xenon:
Design lab1, start of the top module:
module lab1 #
(
	parameter WIDTHIN = 16,		 
	parameter WIDTHOUT = 32,	 
	parameter [WIDTHIN-1:0] A0 = 16'b01_00000000000000,  
	parameter [WIDTHIN-1:0] A1 = 16'b01_00000000000000,  
	parameter [WIDTHIN-1:0] A2 = 16'b00_10000000000000,  
	parameter [WIDTHIN-1:0] A3 = 16'b00_00101010101010,  
	parameter [WIDTHIN-1:0] A4 = 16'b00_00001010101010,  
	parameter [WIDTHIN-1:0] A5 = 16'b00_00000010001000   
)
(
	input clk,
	input reset,	
	input i_valid,
	input i_ready,
	output o_valid,
	output o_ready,
	input [WIDTHIN-1:0] i_x,
	output [WIDTHOUT-1:0] o_y
);
Size in the first run: about 8900 cells after synthesis, ~69000 um^2 of cells after synthesis.
Settings: LEC_CHECK=0, ABC_AREA=1, CAP_MARGIN=15, CELL_PAD_IN_SITES_DETAIL_PLACEMENT=1, CELL_PAD_IN_SITES_GLOBAL_PLACEMENT=1, CORE_ASPECT_RATIO=1.17, CORE_MARGIN=10, CORE_UTILIZATION=34, CTS_CLUSTER_SIZE=25, HOLD_SLACK_MARGIN=0.19, MAX_ROUTING_LAYER=met4, MIN_ROUTING_LAYER=met2, SLEW_MARGIN=20, TNS_END_PERCENT=35; clock period 8.72 ns.
run.sh (not shown) runs the stock make flow with config.mk's settings and CLKGATE_MAP_FILE=.
The following lists how onyx was set up differently from xenon:
- TNS_END_PERCENT no longer set, was 35
- CTS_CLUSTER_SIZE no longer set, was 25
- HOLD_SLACK_MARGIN no longer set, was 0.19
- CORE_MARGIN now 2, was 10
- CORE_UTILIZATION now 72, was 34
- MAX_ROUTING_LAYER no longer set, was met4
- CELL_PAD_IN_SITES_GLOBAL_PLACEMENT no longer set, was 1
- PLACE_DENSITY_LB_ADDON now 0.0, previously not set
- CORE_ASPECT_RATIO no longer set, was 1.17
- MIN_ROUTING_LAYER no longer set, was met2
- CAP_MARGIN now 20, was 15
- SETUP_SLACK_MARGIN now 1.82, previously not set
- CELL_PAD_IN_SITES_DETAIL_PLACEMENT no longer set, was 1
- ABC_AREA no longer set, was 1
- the clock period (ns, I/O delays scaled along) now 7.8, was 8.72
Findings:
onyx and xenon ended up with nearly the same clock transition time at the flip-flop clock pins of the worst setup and hold paths. Comparing minimum clock period after layout for onyx and xenon, the smaller number came from xenon. Proportion of cell area occupied by multi-input gates, onyx and xenon, lower one = onyx. Changes observed in onyx relative to xenon: synthesized-area fraction occupied by adder cells now sits higher, chip footprint moved down.
Changes in quartz relative to onyx:
- changing CAP_MARGIN from 20 to 10
- removing SETUP_SLACK_MARGIN (formerly 1.82)
- removing PLACE_DENSITY_LB_ADDON (formerly 0.0)
- setting CTS_CLUSTER_SIZE to 37 for the first time
- changing the clock period (ns, I/O delays scaled along) from 7.8 to 6.45
==> comparison <==
Delta (quartz minus onyx): total setup buffers inserted after CTS now smaller; wire length of the first global-routing pass now smaller.
Relative to onyx, post-layout net count increased by about 2.3% in quartz.
Logic share of the area, quartz and onyx: higher on onyx
What the final checks of quartz revealed, after a flow that finished every stage, was a layout that fails on negative setup slack.
Comparing quartz against onyx, there is no change at all in synthesized cell count.
quartz against onyx: total routed wirelength shows a reduction of about 15%, data arrival at the endpoint of the critical path went down, count of buffer and inverter cells on the critical path now larger.


The RTL this note starts from:
==> flow/design.v <==
module lab1 #
(
	parameter WIDTHIN = 16,		 
	parameter WIDTHOUT = 32,	 
	parameter [WIDTHIN-1:0] A0 = 16'b01_00000000000000,  
	parameter [WIDTHIN-1:0] A1 = 16'b01_00000000000000,  
	parameter [WIDTHIN-1:0] A2 = 16'b00_10000000000000,  
	parameter [WIDTHIN-1:0] A3 = 16'b00_00101010101010,  
	parameter [WIDTHIN-1:0] A4 = 16'b00_00001010101010,  
	parameter [WIDTHIN-1:0] A5 = 16'b00_00000010001000   
)
(
	input clk,
	input reset,	
	input i_valid,
	input i_ready,
	output o_valid,
	output o_ready,
	input [WIDTHIN-1:0] i_x,
	output [WIDTHOUT-1:0] o_y
);
logic [WIDTHIN-1:0] x;	 
logic [WIDTHOUT-1:0] y_Q;	 
logic valid_Q1;		 
logic valid_Q2;		 
logic valid_Q3;
logic valid_Q4;
logic valid_Q5;
logic valid_Q6;
logic valid_Q7;
logic [WIDTHOUT-1:0] ans;	
logic enable;
logic [WIDTHOUT-1:0] m0_out;  
logic [31:0] m0_res; 
logic [WIDTHOUT-1:0] a0_out;  
logic [WIDTHOUT-1:0] m1_out;  
logic [47:0] m1_res;
logic [WIDTHOUT-1:0] a1_out;  
logic [WIDTHOUT-1:0] m2_out;  
logic [47:0] m2_res; 
logic [WIDTHOUT-1:0] a2_out;  
logic [WIDTHOUT-1:0] m3_out;  
logic [47:0] m3_res;
logic [WIDTHOUT-1:0] a3_out;  
logic [WIDTHOUT-1:0] m4_out;  
logic [47:0] m4_res;
logic [WIDTHOUT-1:0] a4_out;  
logic [WIDTHOUT-1:0] y_D;
logic [15:0] A5_reg;
logic [31:0] A4_reg;
logic [31:0] A3_reg;
logic [31:0] A2_reg;
logic [31:0] A1_reg;
logic [31:0] A0_reg;
logic [WIDTHIN-1:0] x1;
logic [WIDTHIN-1:0] x2;
logic [WIDTHIN-1:0] x3;
logic [WIDTHIN-1:0] x4;
logic [WIDTHOUT-1:0] F1;
logic [WIDTHOUT-1:0] F2;
logic [WIDTHOUT-1:0] F3;
logic [WIDTHOUT-1:0] F4;
always_comb begin
		m0_res = A5_reg * x;
		m0_out = {3'b000, m0_res [31:3]};
		a0_out = m0_out + A4_reg;
		m1_res = F4 * x4;
		m1_out = m1_res[45:14];
		a1_out = m1_out + A3_reg;
		m2_res = F3 * x3;
		m2_out = m2_res[45:14];
		a2_out = m2_out + A2_reg;
		m3_res = F2 * x2;
		m3_out = m3_res[45:14];
		a3_out = m3_out + A1_reg;
		m4_res = F1 * x1;
		m4_out = m4_res[45:14];
		a4_out = m4_out + A0_reg ;
		enable = i_ready;
end
always @(posedge clk) begin
if (enable) begin
		A5_reg <= A5;
		A4_reg <= {5'b00000, A4, 11'b00000000000};
   	F4 <= a0_out;
		x4 <= x;
		A3_reg <= {5'b00000, A3, 11'b00000000000};
		F3 <= a1_out;
		x3 <= x4;
		A2_reg <= {5'b00000, A2, 11'b00000000000};
		F2 <= a2_out;
		x2 <= x3;
		A1_reg <= {5'b00000, A1, 11'b00000000000};
   	F1 <= a3_out;
		x1 <= x2;
		A0_reg <= {5'b00000, A0, 11'b00000000000};
end		
end
always_ff @(posedge clk or posedge reset) begin
	if (reset) begin
		valid_Q1 <= 1'b0;
		valid_Q2 <= 1'b0;
		valid_Q3 <= 1'b0;
		valid_Q4 <= 1'b0;
		valid_Q5 <= 1'b0;
		valid_Q6 <= 1'b0;
		x <= 0;
		y_Q <= 0;
	end 
	else if (enable) begin
		valid_Q1 <= i_valid;
		valid_Q2 <= valid_Q1;
		valid_Q3 <= valid_Q2;
		valid_Q4 <= valid_Q3;
		valid_Q5 <= valid_Q4;
		valid_Q6 <= valid_Q5;
		x <= i_x;
		y_Q <= y_D;
	end
end
assign y_D = a4_out;
assign o_y = y_Q;
assign o_ready = i_ready;   		
assign o_valid = valid_Q6 & i_ready;	
endmodule
Settings: LEC_CHECK=0, CAP_MARGIN=20, CELL_PAD_IN_SITES_DETAIL_PLACEMENT=0, CELL_PAD_IN_SITES_GLOBAL_PLACEMENT=0, CORE_MARGIN=9, CORE_UTILIZATION=50, CTS_CLUSTER_SIZE=77, GPL_ROUTABILITY_DRIVEN=1, GPL_TIMING_DRIVEN=0, MAX_ROUTING_LAYER=met5, MIN_ROUTING_LAYER=met2, PLACE_DENSITY=0.48, SLEW_MARGIN=20; clock period 7.94 ns.
Then changed:
CELL_PAD_IN_SITES_DETAIL_PLACEMENT = not set   (was 0)
CELL_PAD_IN_SITES_GLOBAL_PLACEMENT = not set   (was 0)
CORE_MARGIN = 2   (was 9)
CORE_UTILIZATION = 53   (was 50)
CTS_CLUSTER_SIZE = not set   (was 77)
GPL_ROUTABILITY_DRIVEN = not set   (was 1)
GPL_TIMING_DRIVEN = not set   (was 0)
MAX_ROUTING_LAYER = not set   (was met5)
MIN_ROUTING_LAYER = not set   (was met2)
PLACE_DENSITY = not set   (was 0.48)
clock period = 7.83 ns   (was 7.94 ns; I/O delays follow)
=>
- cell area goes down by 0.44%
- routed wire length goes down by 22%
- setup slack gets better by 0.11 ns
- die size goes down by about 12%
- synthesized area is unchanged
- clock-buffer cell count goes up by 14
- global-route usage goes down by 17 points
- final cell count goes down by 1.8%
- via count goes down by about 30%
- clock skew goes up by 0.0089 ns
- utilization goes up by 3.2 points
Then changed:
CORE_UTILIZATION = 59   (was 53)
clock period = 5.45 ns   (was 7.83 ns; I/O delays follow)
Result: The new run reached the layout checks and failed them: setup timing; synthesized area is unchanged; final area climbs by 15%.
